// apb_master
module apb_master(
  input pclk, 
  input preset,
  input [31:0]paddr,
  input pwrite,
  input [2:0]pprot,
  input [31:0]pwdata,
  input [3:0]pstrb,
  output  reg[31:0]prdata,
  output pslverr,
  output reg penable,
  output reg [3:0]psel,
  output reg pready
);
For scale: ~4,200 flip-flops, roughly 110 I/O pins, ~160,000 um^2 of cells after synthesis.
==> flow/config.mk <==
export PLATFORM = sky130hd
export DESIGN_NAME = apb_master
export DESIGN_NICKNAME = apb_master
export VERILOG_FILES = /design/flow/design.v
export SDC_FILE = /design/flow/constraint.sdc
export NUM_CORES = 4
export LEC_CHECK = 0
export CAP_MARGIN = 0
export CORE_MARGIN = 2
export CORE_UTILIZATION = 72
export CTS_CLUSTER_DIAMETER = 39
export CTS_CLUSTER_SIZE = 20
export GPL_ROUTABILITY_DRIVEN = 0
export PLACE_DENSITY_LB_ADDON = 0.0
export SETUP_SLACK_MARGIN = 0.91
export SLEW_MARGIN = 20
==> flow/constraint.sdc <==
create_clock -name core_clock -period 3.13 [get_ports {pclk}]
set_input_delay 0.6260 -clock core_clock [delete_from_list [all_inputs] [get_ports {pclk}]]
set_output_delay 0.6260 -clock core_clock [all_outputs]
set_load 0.01 [all_outputs]
run.sh (not shown) runs the stock make flow with config.mk's settings and CLKGATE_MAP_FILE=.
==> next run, changes <==
Settings changed: CAP_MARGIN 0 to 20, CORE_UTILIZATION 72 to 25, CTS_CLUSTER_DIAMETER 39 to unset, CTS_CLUSTER_SIZE 20 to unset, GPL_ROUTABILITY_DRIVEN 0 to unset, PLACE_DENSITY set to 0.6, PLACE_DENSITY_LB_ADDON 0.0 to unset, SETUP_SLACK_MARGIN 0.91 to unset.
Clock period 3.13 ns to 9.07 ns, I/O delays scaled along.
Effect: The new run finished with timing, DRC and antenna clean. Power drops by 68%. Flip-flop count stays the same. Sequential power went down by 66%. Worst setup slack gets better by 2.7 ns. Register-to-register slack gains 4.6 ns. Via count falls by 9.1%. Global-route usage went down by 26 points. Count of clock-buffer cells in the layout went down by 32. Worst hold slack is better by 0.33 ns. Non-clock buffer count drops by 777. Wire length went down by 0.32%.
==> next run, changes <==
Settings changed: CORE_ASPECT_RATIO set to 0.5, CORE_UTILIZATION 25 to 72, CTS_CLUSTER_DIAMETER set to 400, SETUP_SLACK_MARGIN set to 0.89.
Clock period 9.07 ns to 3.09 ns, I/O delays scaled along.
=> Setup slack gets worse by 2.7 ns; synthesized cell count stays the same; register-to-register slack degrades by 4.7 ns; final cell count decreases by 29%.
==> next run, changes <==
Settings changed: CAP_MARGIN 20 to 0, CORE_ASPECT_RATIO 0.5 to 0.92, CTS_CLUSTER_DIAMETER 400 to 396, CTS_CLUSTER_SIZE set to 13, MAX_ROUTING_LAYER set to met4, PLACE_DENSITY 0.6 to 0.41, SETUP_SLACK_MARGIN 0.89 to 0.78, SLEW_MARGIN 20 to 35.
Outcome:
- The changed run completed without violations
- via count rises by 1.2%
- setup slack loses 0.0067 ns
- global-route usage increases by 2.1 points
- wire length rose by 2.3%
- power shrinks by 1.1%
- cell count rose by 1.9%
- utilization goes down by 0.22 points
- design area barely changes
- hold slack got worse by 0.037 ns

Starting RTL as in the previous note.
make LEC_CHECK=0 ABC_AREA=1 CAP_MARGIN=20 CELL_PAD_IN_SITES_DETAIL_PLACEMENT=2 CELL_PAD_IN_SITES_GLOBAL_PLACEMENT=1 CORE_MARGIN=2 CORE_UTILIZATION=40 GPL_TIMING_DRIVEN=0 HOLD_SLACK_MARGIN=0.28 MAX_ROUTING_LAYER=met4 SLEW_MARGIN=20 finish   # period 8.0 ns
Next try:
ABC_AREA = unset   (was 1)
CELL_PAD_IN_SITES_DETAIL_PLACEMENT = unset   (was 2)
CELL_PAD_IN_SITES_GLOBAL_PLACEMENT = unset   (was 1)
CORE_UTILIZATION = 72   (was 40)
CTS_CLUSTER_DIAMETER = 396   (was unset)
CTS_CLUSTER_SIZE = 18   (was unset)
GPL_TIMING_DRIVEN = unset   (was 0)
MAX_ROUTING_LAYER = unset   (was met4)
PLACE_DENSITY = 0.39   (was unset)
SETUP_SLACK_MARGIN = 0.92   (was unset)
clock period = 3.09 ns   (was 8.0 ns; I/O delays follow)
Effect: The changed run finished with timing, DRC and antenna clean. Global-route usage rose by 1.8 points. Final area drops by 7.8%. Critical path depth fell by 5. Count of clock-buffer cells in the layout goes down by 160. Hold slack loses 0.15 ns. Synthesized cell count shrinks by 47%. Routed wire length went down by 45%. Combinational power grows by 69%. Core utilization rises by 37 points.
Next try:
CORE_ASPECT_RATIO = 0.5   (was unset)
CTS_CLUSTER_DIAMETER = 400   (was 396)
CTS_CLUSTER_SIZE = 10   (was 18)
HOLD_SLACK_MARGIN = unset   (was 0.28)
PLACE_DENSITY = 0.36   (was 0.39)
SETUP_SLACK_MARGIN = 0.89   (was 0.92)
Effect:
- total power is higher by 13%
- cell area is higher by 1.8%
- setup slack is better by 0.059 ns
- sequential share of layout area shrinks by 1.2 points
- via count rises by 0.62%
- flip-flop count does not change

Starting RTL as in the previous note.
Settings: LEC_CHECK=0, CAP_MARGIN=25, CORE_ASPECT_RATIO=0.65, CORE_MARGIN=2, CORE_UTILIZATION=72, CTS_CLUSTER_SIZE=63, PLACE_DENSITY=0.41, SETUP_SLACK_MARGIN=0.91, SLEW_MARGIN=15; clock period 3.09 ns.
The first run completed without violations.
==> next run, changes <==
CORE_UTILIZATION = 43   (was 72)
CTS_CLUSTER_SIZE = unset   (was 63)
PLACE_DENSITY = unset   (was 0.41)
PLACE_DENSITY_LB_ADDON = 0.24   (was unset)
SETUP_SLACK_MARGIN = unset   (was 0.91)
SLEW_MARGIN = 0   (was 15)
clock period = 3.31 ns   (was 3.09 ns; I/O delays follow)
=>
- The new run finished clean
- count of clock-buffer cells in the layout went up by 28
- clock power barely changes
- power went down by about 4.4%
- cell area barely changes
- routed wire length went up by 2.7%
- final cell count went up by 16%
==> next run, changes <==
CAP_MARGIN = 20   (was 25)
CORE_ASPECT_RATIO = unset   (was 0.65)
CORE_UTILIZATION = 45   (was 43)
PLACE_DENSITY = 0.6   (was unset)
PLACE_DENSITY_LB_ADDON = unset   (was 0.24)
SLEW_MARGIN = 20   (was 0)
clock period = 5.56 ns   (was 3.31 ns; I/O delays follow)
After rerunning:
- The changed run finished with timing, DRC and antenna clean
- design area fell by 3.9%
- register-to-register slack is better by 1.6 ns
- synthesized area is unchanged
- non-clock buffer count fell by 851
- cell count fell by 6.1%
- total power fell by 40%
- hold slack is better by 0.31 ns
- synthesized cell count stays the same
- via count fell by 4.9%
- global-route usage fell by 0.23 points
==> next run, changes <==
CORE_UTILIZATION = 72   (was 45)
CTS_CLUSTER_DIAMETER = 396   (was unset)
CTS_CLUSTER_SIZE = 18   (was unset)
SETUP_SLACK_MARGIN = 0.92   (was unset)
clock period = 3.09 ns   (was 5.56 ns; I/O delays follow)
What happened: Global-route usage goes up by 14 points. Final cell count goes down by roughly a tenth. Worst hold slack got worse by 0.35 ns. Wire length goes down by a few percent. Register-to-register slack got worse by 1.4 ns.
==> next run, changes <==
CAP_MARGIN = 0   (was 20)
CORE_ASPECT_RATIO = 0.92   (was unset)
CTS_CLUSTER_DIAMETER = unset   (was 396)
CTS_CLUSTER_SIZE = 13   (was 18)
PLACE_DENSITY = 0.41   (was 0.6)
SETUP_SLACK_MARGIN = 0.78   (was 0.92)
SLEW_MARGIN = 35   (was 20)
Result: Total power came out higher by roughly a tenth. Worst setup slack gets better by 0.048 ns. Final cell count is higher by a few percent. Non-clock buffer count rose by 92.

== violet ==
The RTL this note starts from:
==> flow/design.v <==
module storage(input pclk,input we,input pwrite,input [31:0]paddr,input [31:0]pwdata,input [3:0]pstrb,output reg [31:0]prdata);
  reg [31:0]memory[0:31];
  always @(posedge pclk) begin
    if(we) begin
      		if(pstrb==4'b0) begin
            	memory[paddr[4:0]]<=pwdata;
            end
            else begin
              if (pstrb[0]) memory[paddr[4:0]][7:0]   <= pwdata[7:0];
            	if (pstrb[1]) memory[paddr[4:0]][15:8]  <= pwdata[15:8];
           		if (pstrb[2]) memory[paddr[4:0]][23:16] <= pwdata[23:16];
            	if (pstrb[3]) memory[paddr[4:0]][31:24] <= pwdata[31:24];
            end
    end
  end
  always @(*) begin
    if(pwrite) prdata=32'b0;
    else prdata=memory[paddr[4:0]];
  end
endmodule
module apb_slave( 
    input pclk,
    input psel,
    input penable,
    input preset, 
    input [31:0]paddr,
    input pwrite,
    input [2:0]pprot,
    input [31:0]pwdata,
    input [3:0]pstrb,
    output reg [31:0]prdata,
    output reg pslverr,
    output reg pready
  );
   reg ready;
   wire [31:0]rdata;
   storage m1(pclk,psel & penable & pwrite,pwrite,paddr,pwdata,pstrb,rdata);
   always @(*) begin
     ready=1'b0;
     if(psel & penable & pwrite) begin
            ready=~pready;
          end
     else if(psel & penable & ~pwrite) begin
            ready=~pready;
          end
     else if( ~penable) begin
            ready=1'b0;
          end
     pslverr=1'b0;
   end
   always @(posedge pclk)begin
     pready<=ready;
     prdata<=rdata;
   end   
 endmodule
module apb_master(
  input pclk, 
  input preset,
  input [31:0]paddr,
  input pwrite,
  input [2:0]pprot,
  input [31:0]pwdata,
  input [3:0]pstrb,
  output  reg[31:0]prdata,
  output pslverr,
  output reg penable,
  output reg [3:0]psel,
  output reg pready
);
  wire [31:0] prdata0,prdata1,prdata2,prdata3;
  wire pslverr0,pslverr1,pslverr2,pslverr3;
  wire pready0,pready1,pready2,pready3;
  apb_slave slave0 (pclk,psel[0],penable,preset,paddr,pwrite,pprot,pwdata,pstrb,prdata0,pslverr0,pready0);
  apb_slave slave1 (pclk,psel[1],penable,preset,paddr,pwrite,pprot,pwdata,pstrb,prdata1,pslverr1,pready1);
  apb_slave slave2 (pclk,psel[2],penable,preset,paddr,pwrite,pprot,pwdata,pstrb,prdata2,pslverr2,pready2);
  apb_slave slave3 (pclk,psel[3],penable,preset,paddr,pwrite,pprot,pwdata,pstrb,prdata3,pslverr3,pready3); 
  assign pslverr=pslverr0|pslverr1|pslverr2|pslverr3;
  reg [1:0]state,nextstate;
  parameter idle=2'b0,setup=2'd1,access=2'd2;
  always@(posedge pclk)begin
      if(~preset) state<=idle;
      else state<=nextstate;
  end
  always @(*) begin
    nextstate=idle;
    penable=1'b0;
    case (state)
      idle : begin
        penable=1'b0;
        if(|paddr) nextstate=setup;
        else nextstate=idle;
      end
      setup : begin
        penable=1'b0;
        if(|paddr) nextstate=access;
        else nextstate=idle;
      end
      access:  begin
        penable=1'b1;
        if ( (paddr!=4'b0) && (pready==1'b1)) nextstate=setup;
        else if( (paddr==4'b0) && (pready==1'b1)) nextstate=idle;
        else nextstate=access;
      end
       default nextstate=idle;
    endcase
    case (paddr[31:30])
        2'b00 : begin
                psel=4'b0001;
                prdata=prdata0;
                end
        2'b01 : begin
                psel=4'b0010;
                prdata=prdata1;
                end
        2'b10 : begin
                psel=4'b0100;
                prdata=prdata2;
                end
        2'b11 : begin
                psel=4'b1000;
                prdata=prdata3;
                end
    endcase
    pready=pready0|pready1|pready2|pready3;
  end
endmodule
clock: 3.17 ns
lec_check: 0
cap_margin: 5
core_aspect_ratio: 0.65
core_margin: 2
core_utilization: 70
cts_cluster_size: 14
hold_slack_margin: -0.08
place_density_lb_addon: 0.24
setup_slack_margin: 0.78
slew_margin: 0
#### Input delta (raven over violet)
Settings: PLACE_DENSITY: unset -> 0.37; TNS_END_PERCENT: unset -> 10; SLEW_MARGIN: 0 -> 20; CTS_CLUSTER_SIZE: 14 -> 98; SETUP_SLACK_MARGIN: 0.78 -> unset; CORE_ASPECT_RATIO: 0.65 -> unset; HOLD_SLACK_MARGIN: -0.08 -> unset; CAP_MARGIN: 5 -> 20; PLACE_DENSITY_LB_ADDON: 0.24 -> unset; CORE_UTILIZATION: 70 -> 66; the clock period (ns, I/O delays scaled along): 3.17 -> 4.73.
## What came out
On routed length on met1: between raven and violet, it ends up lower for violet.
Summary of raven over violet: count of clock-net buffers in the final layout lower, share of total power consumed by net switching lower, via count of the first global-routing pass lower, number of logic gates roughly the same, worst hold slack higher.
Per the comparison of raven with violet, global router's overall resource usage decreased 4.5 points; share of the clock period used by the worst path after layout fell by 2.9 points; insertion delay of the later-clocked pin in the worst-skew pair saw an increase; wire length of the first global-routing pass dropped 39 mm.
Cell count was lower in raven than in violet.
Input changes introduced in quartz (baseline for comparison: raven):
Settings: PLACE_DENSITY_LB_ADDON now 0.0, previously not set; CTS_CLUSTER_SIZE no longer set, was 98; SETUP_SLACK_MARGIN now 0.91, previously not set; TNS_END_PERCENT no longer set, was 10; PLACE_DENSITY no longer set, was 0.37; CORE_UTILIZATION now 72, was 66; the clock period (ns, I/O delays scaled along) now 3.12, was 4.73.
### Flow results
Compared quartz vs raven, and part of the cycle the worst path needs is up in quartz. Wire length on met2 is lower on raven. Looking only at CTS buffer count, and setting everything else aside, the lower value of quartz and raven goes to quartz. The proportion of power drawn by combinational gates of quartz exceeds that of raven by 0.6 points.
Setup changes, quartz to xenon
Settings: SETUP_SLACK_MARGIN now 1.02, was 0.91; CTS_CLUSTER_SIZE now 20, previously not set; the clock period (ns, I/O delays scaled along) now 3.48, was 3.12.
### Flow results
- Summary of xenon over quartz: final worst-path cycle share decreased 8.7 points, post-synthesis sequential area ratio essentially unchanged, total of plain and repair buffers excluding clock buffers increased 0.73%.
- The wire length of the first global-routing pass in xenon sits about 5% below the value recorded for quartz.
- xenon vs quartz: part of the total power dissipated in combinational logic down in xenon
- Looking at share of total power in sequential cells, xenon sits 0.4 points higher than quartz does.

RTL: the design.v shown in full above, as it stands there.
clock: 3.51 ns
lec_check: 0
abc_area: 1
cap_margin: 20
cell_pad_in_sites_detail_placement: 2
cell_pad_in_sites_global_placement: 1
core_aspect_ratio: 0.51
core_margin: 2
core_utilization: 36
cts_cluster_size: 15
gpl_timing_driven: 0
max_routing_layer: met4
setup_slack_margin: -0.03
slew_margin: 20
tns_end_percent: 5
The baseline finished with setup timing left.
Then changed:
- ABC_AREA: 1 -> not set
- CELL_PAD_IN_SITES_DETAIL_PLACEMENT: 2 -> not set
- CELL_PAD_IN_SITES_GLOBAL_PLACEMENT: 1 -> not set
- CORE_ASPECT_RATIO: 0.51 -> not set
- CORE_UTILIZATION: 36 -> 45
- CTS_CLUSTER_DIAMETER: not set -> 298
- CTS_CLUSTER_SIZE: 15 -> not set
- GPL_TIMING_DRIVEN: 0 -> not set
- HOLD_SLACK_MARGIN: not set -> 0.11
- MAX_ROUTING_LAYER: met4 -> not set
- PLACE_DENSITY: not set -> 0.6
- SETUP_SLACK_MARGIN: -0.03 -> not set
- TNS_END_PERCENT: 5 -> not set
- clock period: 3.51 -> 8.0 ns (I/O delays scaled with it)
Result:
- The new run completed with no timing, DRC or antenna violations
- worst setup slack is better by 2800 ps
- wire length went down by about 50%
- power went down by about 60%
Then changed:
- CTS_CLUSTER_DIAMETER: 298 -> not set
- HOLD_SLACK_MARGIN: 0.11 -> not set
The new run passed the timing, DRC and antenna checks.
Register-to-register slack hardly moves.
Design area stays the same.
Synthesized area does not change.
Combinational power stays flat.
Wire length is unchanged.
Utilization does not change.
Setup slack is unchanged.
Non-clock buffer count is unchanged.
Then changed:
- CORE_UTILIZATION: 45 -> 68
- clock period: 8.0 -> 3.24 ns (I/O delays scaled with it)
- The changed run finished with timing, DRC and antenna clean
- setup slack degrades by 2400 ps
- register-to-register slack degrades by 4100 ps
- worst hold slack got worse by 320 ps
- wire length is lower by 0.70%
- total power rose by 150%
- non-clock buffer count increases by 1080
- final area goes up by about 4.5%
- combinational power rose to 2.8 times its value
- sequential share of layout area fell by 3.0 points
- core utilization went up by 29 points
Then changed:
- CORE_UTILIZATION: 68 -> 57
- clock period: 3.24 -> 5.56 ns (I/O delays scaled with it)
Outcome: The changed run finished with timing, DRC and antenna clean; power falls by 42%; setup slack improved by 1100 ps; wire length rises by 0.72%; non-clock buffer count falls by 803; core utilization falls by 15 points; design area falls by 3.6%.
Power is estimated from default activity; no workload was simulated.
